==> run H: inputs <==
==> flow/design.v (excerpt) <==
module cordic_magphase #(
    parameter integer INPUT_WIDTH      = 16,
    parameter integer INT_WIDTH        = 32,
    parameter integer ITERATIONS       = 32,
    parameter integer GAIN_FRAC_BITS   = 28,
    parameter integer OUTPUT_FRAC_BITS = 14
) (
    input  wire                          clk,
    input  wire                          rst_n,
    input  wire                          start,
    input  wire signed [INPUT_WIDTH-1:0] x_in,
    input  wire signed [INPUT_WIDTH-1:0] y_in,
    output reg                           busy,
    output reg                           done,
    output reg  signed [INT_WIDTH-1:0]   magnitude,
    output reg  signed [INT_WIDTH-1:0]   phase
);
make LEC_CHECK=0 CAP_MARGIN=20 CORE_MARGIN=2 CORE_UTILIZATION=72 CTS_CLUSTER_SIZE=49 MAX_ROUTING_LAYER=met4 PLACE_DENSITY_LB_ADDON=0.01 SLEW_MARGIN=30 finish   # period 8.45 ns
run.sh (not shown) runs the stock make flow with config.mk's settings and CLKGATE_MAP_FILE=.
==> inputs of run Z, as changes to run H <==
--- a/flow/config.mk
+++ b/flow/config.mk
@@ -10,5 +10,8 @@
 export CORE_UTILIZATION = 72
-export CTS_CLUSTER_SIZE = 49
+export CTS_CLUSTER_DIAMETER = 199
+export CTS_CLUSTER_SIZE = 28
+export HOLD_SLACK_MARGIN = -0.08
 export MAX_ROUTING_LAYER = met4
-export PLACE_DENSITY_LB_ADDON = 0.01
-export SLEW_MARGIN = 30
+export PLACE_DENSITY_LB_ADDON = 0.11
+export SETUP_SLACK_MARGIN = 4.0
+export SLEW_MARGIN = 40
==> flow/constraint.sdc (replaced) <==
create_clock -name core_clock -period 13.7 [get_ports {clk}]
set_input_delay 2.7400 -clock core_clock [delete_from_list [all_inputs] [get_ports {clk}]]
set_output_delay 2.7400 -clock core_clock [all_outputs]
set_load 0.01 [all_outputs]
==> comparison <==
In run H the sequential share of layout area is lower than in run Z, by 0.14 points. Design area: run H is higher than run Z (about 1.1%). Against run H, the global-route usage of run Z is higher by 1.3 points. Between run Z and run H, the lower wire length is in run H (gap about 2%, measured against run H). In run Z the utilization is lower than in run H, by 0.89 points. In run Z the clock skew is lower than in run H, by 6.6 ps.
==> figures <==
|  | run Z | run H |
|---|---|---|
| Outcome | timing/DRC/antenna clean | timing/DRC/antenna clean |
| Last weighted congestion value of the routability-driven placer | 1.06 | 1.04 |
| Setup slack of the worst register-to-register path | 4610 ps | 310 ps |
| Met1 Usage GRT | 0.529 | 0.533 |
| Slowest-stage cell, CP | sky130_fd_sc_hd__a31oi_4 | sky130_fd_sc_hd__dfrtp_2 |
| Fmax | 110 MHz | 123 MHz |
| Fin worst setup slack | 4610 ps | 311 ps |
| Fin nets | 4170 | 4208 |
| WHS | 492 ps | 510 ps |
| Sequential share of cell area | 0.127 | 0.126 |
| Met2 wire length | 45.5 mm | 45.4 mm |
| Slew of the pin with the lowest slew margin | 967 ps | 928 ps |
| DRC marker count from the first detailed-route iteration | 3430 | 3521 |
| Largest fanout on the critical path | 76 | 12 |

========
==> run a: inputs <==
Starting RTL as in the previous note.
Settings: LEC_CHECK=0, CAP_MARGIN=20, CELL_PAD_IN_SITES_DETAIL_PLACEMENT=0, CELL_PAD_IN_SITES_GLOBAL_PLACEMENT=0, CORE_ASPECT_RATIO=0.85, CORE_MARGIN=4, CORE_UTILIZATION=54, CTS_CLUSTER_DIAMETER=170, PLACE_DENSITY_LB_ADDON=0.16, SLEW_MARGIN=20; clock period 7.16 ns.
==> run b (differences from run a) <==
==> flow/config.mk (replaced) <==
export PLATFORM = sky130hd
export DESIGN_NAME = cordic_magphase
export DESIGN_NICKNAME = cordic_magphase
export VERILOG_FILES = /design/flow/design.v
export SDC_FILE = /design/flow/constraint.sdc
export NUM_CORES = 4
export LEC_CHECK = 0
export CAP_MARGIN = 20
export CORE_MARGIN = 2
export CORE_UTILIZATION = 40
export SLEW_MARGIN = 20
==> flow/constraint.sdc (replaced) <==
create_clock -name core_clock -period 20.0 [get_ports {clk}]
set_input_delay 4.0000 -clock core_clock [delete_from_list [all_inputs] [get_ports {clk}]]
set_output_delay 4.0000 -clock core_clock [all_outputs]
set_load 0.01 [all_outputs]
==> notes <==
Against run b, the critical path depth of run a is higher by 18. In run b the global-route usage is lower than in run a, by 11 points. Run b produced a clean layout. Run a produced a layout that fails on negative setup slack. Against run b, the first-iteration DRC count of run a is higher by 57%. Against run b, the clock skew of run a is lower by 0.0046 ns.
